==> inputs of v2 <==
## ULA_LCD
module ULA_LCD(clk, rst, rs, rw, en, dados, SOMA, SUBT, MULT, IGUAL, A, B, sinalA, sinalB);
make LEC_CHECK=0 ABC_AREA=1 CAP_MARGIN=20 CORE_MARGIN=2 CORE_UTILIZATION=72 CTS_CLUSTER_DIAMETER=226 CTS_CLUSTER_SIZE=32 MAX_ROUTING_LAYER=met4 SLEW_MARGIN=20 finish   # period 66.6 ns
run.sh (not shown) runs the stock make flow with config.mk's settings and CLKGATE_MAP_FILE=.
==> v22: changes against v2 <==
==> flow/config.mk (replaced) <==
export PLATFORM = sky130hd
export DESIGN_NAME = ULA_LCD
export DESIGN_NICKNAME = ULA_LCD
export VERILOG_FILES = /design/flow/design.v
export SDC_FILE = /design/flow/constraint.sdc
export NUM_CORES = 4
export LEC_CHECK = 0
export CAP_MARGIN = 20
export CORE_MARGIN = 2
export CORE_UTILIZATION = 57
export SLEW_MARGIN = 20
==> flow/constraint.sdc (replaced) <==
create_clock -name core_clock -period 95.6 [get_ports {clk}]
set_input_delay 19.1200 -clock core_clock [delete_from_list [all_inputs] [get_ports {clk}]]
set_output_delay 19.1200 -clock core_clock [all_outputs]
set_load 0.01 [all_outputs]
==> v16: changes against v2 <==
==> flow/config.mk (replaced) <==
export PLATFORM = sky130hd
export DESIGN_NAME = ULA_LCD
export DESIGN_NICKNAME = ULA_LCD
export VERILOG_FILES = /design/flow/design.v
export SDC_FILE = /design/flow/constraint.sdc
export NUM_CORES = 4
export LEC_CHECK = 0
export CAP_MARGIN = 20
export CORE_MARGIN = 2
export CORE_UTILIZATION = 50
export SLEW_MARGIN = 20
==> flow/constraint.sdc (replaced) <==
create_clock -name core_clock -period 63.4 [get_ports {clk}]
set_input_delay 12.6800 -clock core_clock [delete_from_list [all_inputs] [get_ports {clk}]]
set_output_delay 12.6800 -clock core_clock [all_outputs]
set_load 0.01 [all_outputs]
==> notes <==
- v2 stopped in global routing (5_1_grt), error GRT-0116. v22 produced a clean layout. v16 finished but failed the layout checks on setup timing.
- Clock skew is about the same in v22 and v16.
- Against v16, the critical path depth of v22 is lower by 9.
- Sequential cell count is the same in v22 and v16.
- In v16 the setup slack is lower than in v22, by 24000 ps.
- Of v22 and v16, v16 has the higher utilization (gap 12 points).
- In area after synthesis, v22 and v16 do not differ.
- Between v22 and v16, the lower count of clock-buffer cells in the layout is in v16 (gap 1).

---

==> build 8: inputs <==
ULA_LCD again, from the RTL that the note above started with.
==> flow/config.mk <==
export PLATFORM = sky130hd
export DESIGN_NAME = ULA_LCD
export DESIGN_NICKNAME = ULA_LCD
export VERILOG_FILES = /design/flow/design.v
export SDC_FILE = /design/flow/constraint.sdc
export NUM_CORES = 4
export LEC_CHECK = 0
export ABC_AREA = 1
export CAP_MARGIN = 20
export CORE_MARGIN = 2
export CORE_UTILIZATION = 66
export CTS_CLUSTER_DIAMETER = 381
export CTS_CLUSTER_SIZE = 78
export HOLD_SLACK_MARGIN = 0.29
export SLEW_MARGIN = 20
export TNS_END_PERCENT = 5
==> flow/constraint.sdc <==
create_clock -name core_clock -period 67.6 [get_ports {clk}]
set_input_delay 13.5200 -clock core_clock [delete_from_list [all_inputs] [get_ports {clk}]]
set_output_delay 13.5200 -clock core_clock [all_outputs]
set_load 0.01 [all_outputs]
==> trial 86: changes against build 8 <==
- ABC_AREA: 1 -> not set
- CORE_UTILIZATION: 66 -> 46
- CTS_CLUSTER_DIAMETER: 381 -> not set
- CTS_CLUSTER_SIZE: 78 -> not set
- HOLD_SLACK_MARGIN: 0.29 -> not set
- TNS_END_PERCENT: 5 -> not set
==> flow/constraint.sdc (replaced) <==
create_clock -name core_clock -period 114.0 [get_ports {clk}]
set_input_delay 22.8000 -clock core_clock [delete_from_list [all_inputs] [get_ports {clk}]]
set_output_delay 22.8000 -clock core_clock [all_outputs]
set_load 0.01 [all_outputs]
==> results <==
Trial 86 completed without violations. Build 8 failed in 5_1_grt. Synthesized cell count: build 8 is higher than trial 86 (40%). Against build 8, the die size of trial 86 is larger by 28%. Area after synthesis: trial 86 is smaller than build 8 (about 11%).
==> figures <==
Post-synthesis cell count: trial 86 8662; build 8 12149
Die x size: trial 86 366 um; build 8 324 um
Placed inst area: trial 86 62100 um2; build 8 77900 um2
Seq share, synth: trial 86 6.75%; build 8 6.03%
Die height: trial 86 366 um; build 8 324 um
Place WS: trial 86 -0.425 ns; build 8 -3.47 ns
Fraction of the mapped netlist area in simple logic gates: trial 86 31.1%; build 8 49.7%
Most frequent cell after synthesis: trial 86 sky130_fd_sc_hd__nor2_1; build 8 sky130_fd_sc_hd__nand2_1
Yosys cell types: trial 86 177; build 8 92
Result of the run: trial 86 complete, no violations; build 8 aborted with a tool error
Last stage reached: trial 86 -; build 8 5_1_grt
Aoi/oai-family share of the synthesized area: trial 86 34.5%; build 8 13.5%
DIE AREA: trial 86 134000 um2; build 8 105000 um2
Synth Cell Area: trial 86 60200 um2; build 8 67400 um2
Core box area: trial 86 130000 um2; build 8 102000 um2
Total cell area reported by yosys after synthesis: trial 86 60200 um2; build 8 67400 um2
Adders+Majority by Area: trial 86 12.1%; build 8 10.7%
Hpwl dp: trial 86 168000 um; build 8 196000 um
Final Wtd Congestion: trial 86 1.00; build 8 1.11
PostCTS Resize Cnt: trial 86 1; build 8 193
Total number of placement rows: trial 86 132; build 8 117

---

==> inputs of run a <==
ULA_LCD again, from the RTL that the note above started with.
## ULA_LCD
module ULA_LCD(clk, rst, rs, rw, en, dados, SOMA, SUBT, MULT, IGUAL, A, B, sinalA, sinalB);
==> flow/config.mk <==
export PLATFORM = sky130hd
export DESIGN_NAME = ULA_LCD
export DESIGN_NICKNAME = ULA_LCD
export VERILOG_FILES = /design/flow/design.v
export SDC_FILE = /design/flow/constraint.sdc
export NUM_CORES = 4
export LEC_CHECK = 0
export ABC_AREA = 1
export CAP_MARGIN = 20
export CORE_ASPECT_RATIO = 1.22
export CORE_MARGIN = 2
export CORE_UTILIZATION = 71
export CTS_CLUSTER_SIZE = 100
export PLACE_DENSITY = 0.4
export SLEW_MARGIN = 20
export TNS_END_PERCENT = 10
==> flow/constraint.sdc <==
create_clock -name core_clock -period 57.5 [get_ports {clk}]
set_input_delay 11.5000 -clock core_clock [delete_from_list [all_inputs] [get_ports {clk}]]
set_output_delay 11.5000 -clock core_clock [all_outputs]
set_load 0.01 [all_outputs]
==> run b (differences from run a) <==
CORE_ASPECT_RATIO = unset   (was 1.22)
CORE_UTILIZATION = 58   (was 71)
CTS_CLUSTER_SIZE = unset   (was 100)
HOLD_SLACK_MARGIN = 0.29   (was unset)
PLACE_DENSITY = unset   (was 0.4)
TNS_END_PERCENT = 5   (was 10)
==> flow/constraint.sdc (replaced) <==
create_clock -name core_clock -period 67.6 [get_ports {clk}]
set_input_delay 13.5200 -clock core_clock [delete_from_list [all_inputs] [get_ports {clk}]]
set_output_delay 13.5200 -clock core_clock [all_outputs]
set_load 0.01 [all_outputs]
==> results_slide.txt <==
Implementation Results

Status
  – Status: complete, but fails checks
  – Failed Checks: negative setup slack

GRT
  – Grt ovf: 0
  – M3 GR Usage: 6.79%
  – Grt met2 use: 65.4%
  – GRT met1 Usage: 51.8%

Clock network
  – Post-CTS Setup Inserts: 127
  – Number of gates resized after CTS: 144
  – Num CTS Buffers: 21

Placement
  – Global placer's final weighted congestion: 1.05
  – Detail Placement HPWL: 201,000 µm
  – Dpl cells: 14,800
  – Setup WS pre-CTS: -3.04 ns

Die
  – FP Core Util: just under 60%
  – Core Region: between 100,000 and 150,000 µm²
  – Die width: 345 µm
  – DIE AREA: between 100,000 and 150,000 µm²
  – Cell row count: 125

Worst setup path
  – CP Capture Type: flop
  – Most frequent CP cell: nand2_1

Final timing
  – Final WS setup: -1.68 ns
  – Final setup violation count: 7
Source of the figures above: run b

==> results_slide.txt <==
Flow Results at a Glance

Status
  – Status: did not finish
  – Failing step: global routing (5_1_grt)
  – First error: [ERROR GRT-0116] Global routing finished with congestion. Check the congestion regions in the DRC Viewer.

Clock network
  – Num CTS Buffers: 22
  – Post-CTS Setup Inserts: 199
  – Number of gates resized after CTS: roughly 230

Die
  – Die width: about 280 µm
  – DIE AREA: roughly 100,000 µm²
  – Core Region: about 94,000 µm²
  – Cell row count: 124

Placement
  – Dpl cells: 15,000
  – Global placer's final weighted congestion: 1.13
  – Setup WS pre-CTS: -12.43 ns
  – Detail Placement HPWL: 200,000 µm

GRT
  – Grt met2 use: approximately 93%
  – GRT met1 Usage: 68.1%
  – M3 GR Usage: between 50 and 60%
  – Grt ovf: 55

Yosys
  – Most frequent cell after synthesis: nand2_1
  – Yosys reg bits: 203
Source of the figures above: run a


---

==> inputs of job 8573 <==
Starting RTL as in the previous note.
Settings: LEC_CHECK=0, CAP_MARGIN=5, CELL_PAD_IN_SITES_DETAIL_PLACEMENT=1, CELL_PAD_IN_SITES_GLOBAL_PLACEMENT=2, CORE_ASPECT_RATIO=1.88, CORE_MARGIN=2, CORE_UTILIZATION=28, MAX_ROUTING_LAYER=met5, MIN_ROUTING_LAYER=met1, PLACE_DENSITY_LB_ADDON=0.09, SETUP_SLACK_MARGIN=5.0, SLEW_MARGIN=5; clock period 178.0 ns.
==> inputs of job 6791, as changes to job 8573 <==
==> flow/config.mk (replaced) <==
export PLATFORM = sky130hd
export DESIGN_NAME = ULA_LCD
export DESIGN_NICKNAME = ULA_LCD
export VERILOG_FILES = /design/flow/design.v
export SDC_FILE = /design/flow/constraint.sdc
export NUM_CORES = 4
export LEC_CHECK = 0
export ABC_AREA = 1
export CAP_MARGIN = 20
export CORE_MARGIN = 2
export CORE_UTILIZATION = 40
export CTS_CLUSTER_DIAMETER = 355
export SLEW_MARGIN = 0
export TNS_END_PERCENT = 20
==> flow/constraint.sdc (replaced) <==
create_clock -name core_clock -period 120.0 [get_ports {clk}]
set_input_delay 24.0000 -clock core_clock [delete_from_list [all_inputs] [get_ports {clk}]]
set_output_delay 24.0000 -clock core_clock [all_outputs]
set_load 0.01 [all_outputs]
==> inputs of job 2797, as changes to job 8573 <==
==> flow/config.mk (replaced) <==
export PLATFORM = sky130hd
export DESIGN_NAME = ULA_LCD
export DESIGN_NICKNAME = ULA_LCD
export VERILOG_FILES = /design/flow/design.v
export SDC_FILE = /design/flow/constraint.sdc
export NUM_CORES = 4
export LEC_CHECK = 0
export CAP_MARGIN = 20
export CORE_MARGIN = 2
export CORE_UTILIZATION = 72
export CTS_CLUSTER_DIAMETER = 229
export CTS_CLUSTER_SIZE = 55
export PLACE_DENSITY_LB_ADDON = 0.2
export SLEW_MARGIN = 20
==> flow/constraint.sdc (replaced) <==
create_clock -name core_clock -period 71.4 [get_ports {clk}]
set_input_delay 14.2800 -clock core_clock [delete_from_list [all_inputs] [get_ports {clk}]]
set_output_delay 14.2800 -clock core_clock [all_outputs]
set_load 0.01 [all_outputs]
==> inputs of job 5164, as changes to job 8573 <==
==> flow/config.mk (replaced) <==
export PLATFORM = sky130hd
export DESIGN_NAME = ULA_LCD
export DESIGN_NICKNAME = ULA_LCD
export VERILOG_FILES = /design/flow/design.v
export SDC_FILE = /design/flow/constraint.sdc
export NUM_CORES = 4
export LEC_CHECK = 0
export ABC_AREA = 1
export CAP_MARGIN = 20
export CORE_MARGIN = 2
export CORE_UTILIZATION = 72
export CTS_CLUSTER_DIAMETER = 207
export CTS_CLUSTER_SIZE = 32
export MAX_ROUTING_LAYER = met4
export SLEW_MARGIN = 20
==> flow/constraint.sdc (replaced) <==
create_clock -name core_clock -period 69.5 [get_ports {clk}]
set_input_delay 13.9000 -clock core_clock [delete_from_list [all_inputs] [get_ports {clk}]]
set_output_delay 13.9000 -clock core_clock [all_outputs]
set_load 0.01 [all_outputs]
==> results <==
In job 6791 the cell area is higher than in job 8573, by 8.5%.
Against job 6791, the non-clock buffer count of job 8573 is higher by 130.
Against job 8573, the setup slack of job 6791 is lower by 28 ns.
Job 6791 went through all stages and came out clean. Job 8573 produced a clean layout. Job 2797 never finished: it broke off in clock tree synthesis with DPL-0038. Job 5164 aborted during global routing (ODB-0269).
In job 8573 the via count is lower than in job 6791, by 11%.
Between job 8573 and job 6791, the lower first-iteration DRC count is in job 8573 (gap 61%, measured against job 6791).
In job 6791 the wire length is lower than in job 8573, by about 19%.
